## zinc
==> flow/design.v (excerpt) <==
module fp_adder_top (
    input  logic        clk,
    input  logic        rst,
    input  logic        start,
    input  logic [31:0] operand_normalized_ieee_a,
    input  logic [31:0] operand_normalized_ieee_b,
    input  logic        op,
    output logic [31:0] final_sum,
    output logic        finish,
    output logic        zero,
    output logic        overflow,
    output logic        underflow
);
Size in the first run: about 4400 cells after synthesis, roughly 100 flip-flops, about 100 I/O pins.
export LEC_CHECK = 0
export ABC_AREA = 0
export CAP_MARGIN = 25
export CELL_PAD_IN_SITES_GLOBAL_PLACEMENT = 0
export CORE_MARGIN = 2
export CORE_UTILIZATION = 32
export CTS_CLUSTER_SIZE = 12
export PLACE_DENSITY = 0.88
export SLEW_MARGIN = 20
export TNS_END_PERCENT = 15
create_clock -name core_clock -period 60.9 [get_ports {clk}]
run.sh (not shown) runs the stock make flow with config.mk's settings and CLKGATE_MAP_FILE=.
The following lists how lagoon was set up differently from zinc:
# zinc
export LEC_CHECK = 0
export ABC_AREA = 0
export CAP_MARGIN = 25
export CELL_PAD_IN_SITES_GLOBAL_PLACEMENT = 0
export CORE_MARGIN = 2
export CORE_UTILIZATION = 32
export CTS_CLUSTER_SIZE = 12
export PLACE_DENSITY = 0.88
export SLEW_MARGIN = 20
export TNS_END_PERCENT = 15
create_clock -name core_clock -period 60.9 [get_ports {clk}]
# lagoon
export LEC_CHECK = 0
export CAP_MARGIN = 20
export CORE_MARGIN = 2
export CORE_UTILIZATION = 69
export CTS_CLUSTER_DIAMETER = 166
export CTS_CLUSTER_SIZE = 96
export PLACE_DENSITY = 0.37
export SLEW_MARGIN = 20
export TNS_END_PERCENT = 10
create_clock -name core_clock -period 41.9 [get_ports {clk}]
Going from zinc to lagoon, layout buffer count excluding clock buffers grew by more than half.
lagoon against zinc; critical path depth is down by a few percent.
The post-route cell area of lagoon exceeds that of zinc by 2.2%.
Cell count: lagoon lower than zinc
lagoon vs zinc — floorplan core density rose 37 points.
lagoon against zinc; via count is up by a few percent.
In lagoon relative to zinc, logic area had gone up slightly.
Modified inputs, maple compared to lagoon
# lagoon
export LEC_CHECK = 0
export CAP_MARGIN = 20
export CORE_MARGIN = 2
export CORE_UTILIZATION = 69
export CTS_CLUSTER_DIAMETER = 166
export CTS_CLUSTER_SIZE = 96
export PLACE_DENSITY = 0.37
export SLEW_MARGIN = 20
export TNS_END_PERCENT = 10
create_clock -name core_clock -period 41.9 [get_ports {clk}]
# maple
export LEC_CHECK = 0
export ABC_AREA = 1
export CAP_MARGIN = 20
export CELL_PAD_IN_SITES_GLOBAL_PLACEMENT = 1
export CORE_MARGIN = 2
export CORE_UTILIZATION = 40
export CTS_CLUSTER_DIAMETER = 268
export CTS_CLUSTER_SIZE = 99
export SLEW_MARGIN = 0
create_clock -name core_clock -period 40.0 [get_ports {clk}]
Results
- In the metrics for maple and lagoon, the one carrying the higher setup slack is maple.
- maple went all the way through the flow, and no timing, DRC or antenna check failed.
- maple against lagoon: flop share of the area increased by 0.95 points relative to the old numbers, depth of the worst hold-timing path increased by 1 relative to the old numbers.
Setup changes, maple to quartz
# maple
export LEC_CHECK = 0
export ABC_AREA = 1
export CAP_MARGIN = 20
export CELL_PAD_IN_SITES_GLOBAL_PLACEMENT = 1
export CORE_MARGIN = 2
export CORE_UTILIZATION = 40
export CTS_CLUSTER_DIAMETER = 268
export CTS_CLUSTER_SIZE = 99
export SLEW_MARGIN = 0
create_clock -name core_clock -period 40.0 [get_ports {clk}]
# quartz
export LEC_CHECK = 0
export CAP_MARGIN = 20
export CORE_MARGIN = 2
export CORE_UTILIZATION = 58
export SLEW_MARGIN = 20
create_clock -name core_clock -period 21.6 [get_ports {clk}]
==> comparison <==
Total die size: quartz better than maple
In quartz the area of the core turned out about 22% lower than in maple.
quartz failed in 5_1_grt with GRT-0232.
Per the comparison of quartz with maple, summed instance area of the synthesized netlist rose 13%, number of distinct library cells after synthesis rose 115.
Net count entering floorplan: quartz vs maple down 830
Here is what was changed in the inputs of indigo compared with quartz.
# quartz
export LEC_CHECK = 0
export CAP_MARGIN = 20
export CORE_MARGIN = 2
export CORE_UTILIZATION = 58
export SLEW_MARGIN = 20
create_clock -name core_clock -period 21.6 [get_ports {clk}]
# indigo
export LEC_CHECK = 0
export ABC_AREA = 0
export CAP_MARGIN = 20
export CELL_PAD_IN_SITES_GLOBAL_PLACEMENT = 1
export CORE_MARGIN = 2
export CORE_UTILIZATION = 40
export CTS_CLUSTER_DIAMETER = 268
export CTS_CLUSTER_SIZE = 99
export SLEW_MARGIN = 40
create_clock -name core_clock -period 40.0 [get_ports {clk}]
Results
indigo reached the final stage; the timing, DRC and antenna checks on its layout passed. Going from quartz to indigo, floorplan-stage core utilization shrinks by 18 points. indigo vs quartz: floorplan die width up in indigo. Changes observed in indigo relative to quartz: post-placement setup slack up 12.87 ns, number of standard-cell rows in the floorplan rose 17, fraction of synthesized area in multiplexers has remained practically unchanged.
[inputs] onyx vs indigo
# indigo
export LEC_CHECK = 0
export ABC_AREA = 0
export CAP_MARGIN = 20
export CELL_PAD_IN_SITES_GLOBAL_PLACEMENT = 1
export CORE_MARGIN = 2
export CORE_UTILIZATION = 40
export CTS_CLUSTER_DIAMETER = 268
export CTS_CLUSTER_SIZE = 99
export SLEW_MARGIN = 40
create_clock -name core_clock -period 40.0 [get_ports {clk}]
# onyx
export LEC_CHECK = 0
export CAP_MARGIN = 20
export CORE_MARGIN = 2
export CORE_UTILIZATION = 50
export SETUP_SLACK_MARGIN = 5.0
export SLEW_MARGIN = 20
create_clock -name core_clock -period 21.6 [get_ports {clk}]
## What came out
The maximum clock frequency of onyx is higher than that of indigo.
The flow completed for onyx, but it is not clean: the layout still shows negative setup slack.
From indigo to onyx the numbers moved as follows: core utilization up 35 points; horizontal extent of the die down about 10%; synthesis-to-layout area growth up 45 points.
Minimum setup slack among reg-to-reg paths | onyx below indigo
Taking indigo as the reference, in onyx placed wire-length estimate grew by about 2.2%; final weighted congestion in routability-driven placement grew by 0.018; clock skew grew by 0.0050 ns.

========
The RTL this note starts from:
==> flow/design.v <==
module adder_floating_point(
							input logic signed [31:0]  operand_normalized_ieee_a , operand_normalized_ieee_b , 
							output logic signed [31:0]  final_sum , 
							output logic zero ,
							output logic overflow ,
							output logic underflow ,
							input logic op 
							);
logic carrynan;
logic signed [24:0]  fraction_a , fraction_b ; 
logic signed [24:0] sum ; 
logic [7:0] exponent_a , exponent_b , positive_difference , biggest_exponent;
logic signB;
always_comb
	begin
	sum = 0;
	carrynan = 0;
	overflow = 0;
	underflow = 0;
	signB=op^operand_normalized_ieee_b[31];
		fraction_a [22:0] = operand_normalized_ieee_a [22:0] ;
		fraction_a[23] = 1 ;
		fraction_a[24] = 0 ;
		exponent_a = operand_normalized_ieee_a [30:23] ;
		fraction_b [22:0] = operand_normalized_ieee_b [22:0] ;
		fraction_b[23] = 1 ;
		fraction_b[24] = 0 ;
		exponent_b = operand_normalized_ieee_b [30:23] ;
	if(exponent_a >= exponent_b)
		begin	
			positive_difference = exponent_a - exponent_b;
			fraction_b >>>= positive_difference ;
			biggest_exponent = exponent_a ; 
		end
	else 
		begin
			positive_difference = exponent_b - exponent_a;
			fraction_a>>>= positive_difference ;
			biggest_exponent = exponent_b;
		end
		if (&exponent_a & ~&exponent_b)
			final_sum = operand_normalized_ieee_a ;
		else if (&exponent_b & ~&exponent_a)
			begin	
			final_sum[30:0] = operand_normalized_ieee_b[30:0] ;
			final_sum[31] = signB ;
			end
		else if (&exponent_a & &exponent_b )
			begin
					if (operand_normalized_ieee_a[31] != signB)
							final_sum = 32'b01111111100000000000000000000001 ;
						else 
							begin
								{carrynan,final_sum[22:0]} = fraction_a + fraction_b ;
								final_sum[31] = operand_normalized_ieee_a[31];
								final_sum [30:23] = biggest_exponent ;
								if(carrynan)
									final_sum = 32'b01111111100000000000000000000001 ;
							end
			end
		else if ((operand_normalized_ieee_a==0)&(operand_normalized_ieee_b==0))
						final_sum = 32'b0;
		else if ((~&exponent_a & ~&exponent_b) & (operand_normalized_ieee_a[22:0] == operand_normalized_ieee_b[22:0]) & (operand_normalized_ieee_a[31] != signB) & (exponent_a == exponent_b) )
						final_sum = 32'b0;
			else
				begin
if(operand_normalized_ieee_a[31]==signB)
begin
		sum = fraction_a + fraction_b;	
		final_sum[31]=operand_normalized_ieee_a[31];
		if (sum[24] == 1 )
		begin
			biggest_exponent= biggest_exponent + 1 ;
			sum=sum>>1;
end					
end
else
if (exponent_a > exponent_b)
begin
			sum = fraction_a - fraction_b;	
      final_sum[31]=operand_normalized_ieee_a[31];
end
else if (exponent_a < exponent_b)
  begin
		sum = fraction_b - fraction_a;	
final_sum[31]=signB;
end
else if (fraction_a>=fraction_b)
  begin
		sum=fraction_a - fraction_b;
    final_sum[31]=operand_normalized_ieee_a[31];
end
else
  begin
		sum=fraction_b - fraction_a;
	final_sum[31]=signB;
	end
        if (sum[23]==0)
        for(int i =0 ; i<=23;i=i+1)	
        begin
          if(sum[23]==0)
          begin
            if (biggest_exponent>=1) 
            begin	
            biggest_exponent=biggest_exponent-1;
            sum=sum<<1;
            end
          end
        end
 if (sum[24] == 1 )
		begin
			biggest_exponent= biggest_exponent + 1 ;
			sum=sum>>1;
			end     
final_sum[30:23]=biggest_exponent;
final_sum[22:0]=sum[22:0];
		end
if (biggest_exponent == 0)
			begin
			underflow = 1 ; 
			end
else if (biggest_exponent > 8'd254)
			begin
			overflow = 1 ;
			end
zero = (~|final_sum);
end
endmodule
module fp_adder_top (
    input  logic        clk,
    input  logic        rst,
    input  logic        start,
    input  logic [31:0] operand_normalized_ieee_a,
    input  logic [31:0] operand_normalized_ieee_b,
    input  logic        op,
    output logic [31:0] final_sum,
    output logic        finish,
    output logic        zero,
    output logic        overflow,
    output logic        underflow
);
  logic [31:0] a_q, b_q;
  logic        op_q, valid_q;
  logic [31:0] sum_d;
  logic        zero_d, overflow_d, underflow_d;
  always_ff @(posedge clk) begin
    a_q  <= operand_normalized_ieee_a;
    b_q  <= operand_normalized_ieee_b;
    op_q <= op;
    if (rst) valid_q <= 1'b0;
    else     valid_q <= start;
  end
  adder_floating_point u_add (
      .operand_normalized_ieee_a(a_q),
      .operand_normalized_ieee_b(b_q),
      .final_sum(sum_d),
      .zero(zero_d),
      .overflow(overflow_d),
      .underflow(underflow_d),
      .op(op_q)
  );
  always_ff @(posedge clk) begin
    final_sum <= sum_d;
    zero      <= zero_d;
    overflow  <= overflow_d;
    underflow <= underflow_d;
    if (rst) finish <= 1'b0;
    else     finish <= valid_q;
  end
endmodule
export LEC_CHECK = 0
export CAP_MARGIN = 20
export CORE_MARGIN = 2
export CORE_UTILIZATION = 72
export CTS_CLUSTER_DIAMETER = 358
export CTS_CLUSTER_SIZE = 14
export HOLD_SLACK_MARGIN = -0.08
export PLACE_DENSITY_LB_ADDON = 0.29
export SETUP_SLACK_MARGIN = -1.6
export SLEW_MARGIN = 20
export TNS_END_PERCENT = 30
create_clock -name core_clock -period 21.4 [get_ports {clk}]
The first run failed in detailed placement with DPL-0038.
==> next run, changes <==
==> flow/config.mk (replaced) <==
export PLATFORM = sky130hd
export DESIGN_NAME = fp_adder_top
export DESIGN_NICKNAME = fp_adder_top
export VERILOG_FILES = /design/flow/design.v
export SDC_FILE = /design/flow/constraint.sdc
export NUM_CORES = 4
export LEC_CHECK = 0
export ABC_AREA = 1
export CAP_MARGIN = 20
export CORE_ASPECT_RATIO = 1.14
export CORE_MARGIN = 2
export CORE_UTILIZATION = 40
export SLEW_MARGIN = 20
==> flow/constraint.sdc (replaced) <==
create_clock -name core_clock -period 40.0 [get_ports {clk}]
set_input_delay 8.0000 -clock core_clock [delete_from_list [all_inputs] [get_ports {clk}]]
set_output_delay 8.0000 -clock core_clock [all_outputs]
set_load 0.01 [all_outputs]
Effect: The new run finished with timing, DRC and antenna clean. Synthesized cell count grows by 19%. Die area grows by 57%. Area after synthesis shrinks by 12%.
==> next run, changes <==
--- a/flow/config.mk
+++ b/flow/config.mk
@@ -8 +7,0 @@
-export ABC_AREA = 1
@@ -10 +9 @@
-export CORE_ASPECT_RATIO = 1.14
+export CELL_PAD_IN_SITES_GLOBAL_PLACEMENT = 3
@@ -13 +12,3 @@
-export SLEW_MARGIN = 20
+export CTS_CLUSTER_DIAMETER = 395
+export CTS_CLUSTER_SIZE = 99
+export SLEW_MARGIN = 0
=> Non-clock buffer count grows by 270; critical path depth shrinks by 79; sequential share of layout area shrinks by 1.2 points; via count grows by about 13%; die area grows by 13%; register-to-register slack got worse by 2.4 ns.

========
run 1:
RTL: the design.v shown in full above, as it stands there.
make LEC_CHECK=0 CAP_MARGIN=20 CORE_MARGIN=2 CORE_UTILIZATION=40 SLEW_MARGIN=20 finish   # period 40.0 ns
Relative to run 1, the following input files were edited for run 2:
Settings: CTS_CLUSTER_DIAMETER now 298, previously not set; CORE_UTILIZATION now 72, was 40; ABC_AREA now 1, previously not set; SETUP_SLACK_MARGIN now 4.78, previously not set; CORE_ASPECT_RATIO now 0.5, previously not set; CTS_CLUSTER_SIZE now 100, previously not set; the clock period (ns, I/O delays scaled along) now 15.9, was 40.0.
==> results <==
Flow for run 2 halted at detailed placement (3_5_place_dp), error code DPL-0038.
Summary — total cells reported by yosys after synthesis, run 2 relative to run 1: higher, by 19%.
Width of the chip ended up 1.0% lower on run 2 than on run 1.
Run 2: site row count is about 50% lower than what run 1 reported.
Compared with run 1, in run 2 fraction of the core area occupied by cells at floorplan increased 32 points; post-synthesis share of cell area spent on and-or and or-and gates lost 16 points; placeable core area now smaller.
Synthesis area per yosys was lower in the run labelled run 2.
Inputs modified between run 2 and run 3:
Settings: CORE_UTILIZATION: 72 -> 68; CORE_ASPECT_RATIO: 0.5 -> unset; MAX_ROUTING_LAYER: unset -> met4; CTS_CLUSTER_SIZE: 100 -> 73; SETUP_SLACK_MARGIN: 4.78 -> -2.0; CTS_CLUSTER_DIAMETER: 298 -> 225; the clock period (ns, I/O delays scaled along): 15.9 -> 34.8.
[summary]
Run 3 finished every stage and its layout cleared the timing, DRC and antenna checks.
Diff run 2 -> run 3: die width down 27%; initial standard-cell utilization of the core has decreased; number of placement rows climbed about 46%; number of register bits inferred by synthesis held; area of the core went up.
Run 2 fits on a die that is smaller than the die of run 3.
Diff run 2 -> run 3: cell total in the yosys stat output comparable, instance tally after logic synthesis about even.

========
Setup of north:
RTL: the design.v shown in full above, as it stands there.
Settings: LEC_CHECK=0, ABC_AREA=1, CAP_MARGIN=20, CORE_ASPECT_RATIO=1.14, CORE_MARGIN=2, CORE_UTILIZATION=40, GPL_TIMING_DRIVEN=1, MIN_ROUTING_LAYER=met1, SETUP_SLACK_MARGIN=4.79, SLEW_MARGIN=20; clock period 40.0 ns.
Setup changes, north to south
Settings: CELL_PAD_IN_SITES_GLOBAL_PLACEMENT now 1, previously not set; CTS_CLUSTER_DIAMETER now 268, previously not set; ABC_AREA now 0, was 1; SETUP_SLACK_MARGIN no longer set, was 4.79; SLEW_MARGIN now 0, was 20; CTS_CLUSTER_SIZE now 99, previously not set; MIN_ROUTING_LAYER no longer set, was met1; GPL_TIMING_DRIVEN no longer set, was 1; TNS_END_PERCENT now 5, previously not set; PLACE_DENSITY now 0.41, previously not set; CORE_ASPECT_RATIO no longer set, was 1.14.
==> comparison <==
- south against north: logic depth of the worst setup path including buffers fell about 25%.
- Looking at area share of buffers outside the clock network, south sits 3.4 points above north.
- Summary of the comparison: cell count is lower in south, relative to north.
- Against north as the reference, south delivers a higher yosys stat chip area.
- Compared south vs north, and area of the mapped netlist is up in south.
- north ended up with a_q[23] as its beginning of the critical path; south ended up with b_q[23].
- north → south: net count after synthesis moved down, post-layout instance area moved up, synthesized instance count moved down.
What east does differently from south at the input level:
Settings: a deleted CTS_CLUSTER_DIAMETER that had been 268; a change of CELL_PAD_IN_SITES_GLOBAL_PLACEMENT from 1 to 0; a change of PLACE_DENSITY from 0.41 to 0.42; a change of CTS_CLUSTER_SIZE from 99 to 12; a change of CAP_MARGIN from 20 to 25; a change of CORE_UTILIZATION from 40 to 58; a change of SLEW_MARGIN from 0 to 20; a change of the clock period (ns, I/O delays scaled along) from 40.0 to 60.9.
Notes after the runs:
Each of the runs, namely south and east, reached the end of the flow and came out clean.
Worst setup path startpoint = a_q[26]: east; worst setup path startpoint = b_q[23]: south
Going from south to east, clock distribution area overhead in the final layout has remained practically unchanged; maximum number of pins on one net before global-route repair has increased; non-clock buffer area fraction after layout has decreased.
### east -> west
Settings: swapping 58 for 71 in CORE_UTILIZATION; swapping 0 for 1 in ABC_AREA; swapping 12 for 54 in CTS_CLUSTER_SIZE; swapping 0.42 for 0.65 in PLACE_DENSITY; clearing TNS_END_PERCENT, which used to be 5; putting MAX_ROUTING_LAYER at met4 where nothing was set; putting CTS_CLUSTER_DIAMETER at 256 where nothing was set; swapping 60.9 for 31.2 in the clock period (ns, I/O delays scaled along).
### Flow results
west has completed all stages; timing, DRC and antenna checks passed.
west reports its busiest metal layer after global routing as met2 while east reports met1.
west vs. east: gate count after technology mapping went up by about 19%.
Of west and east, west shows the higher buffer count from post-CTS setup fixing, with east below it.
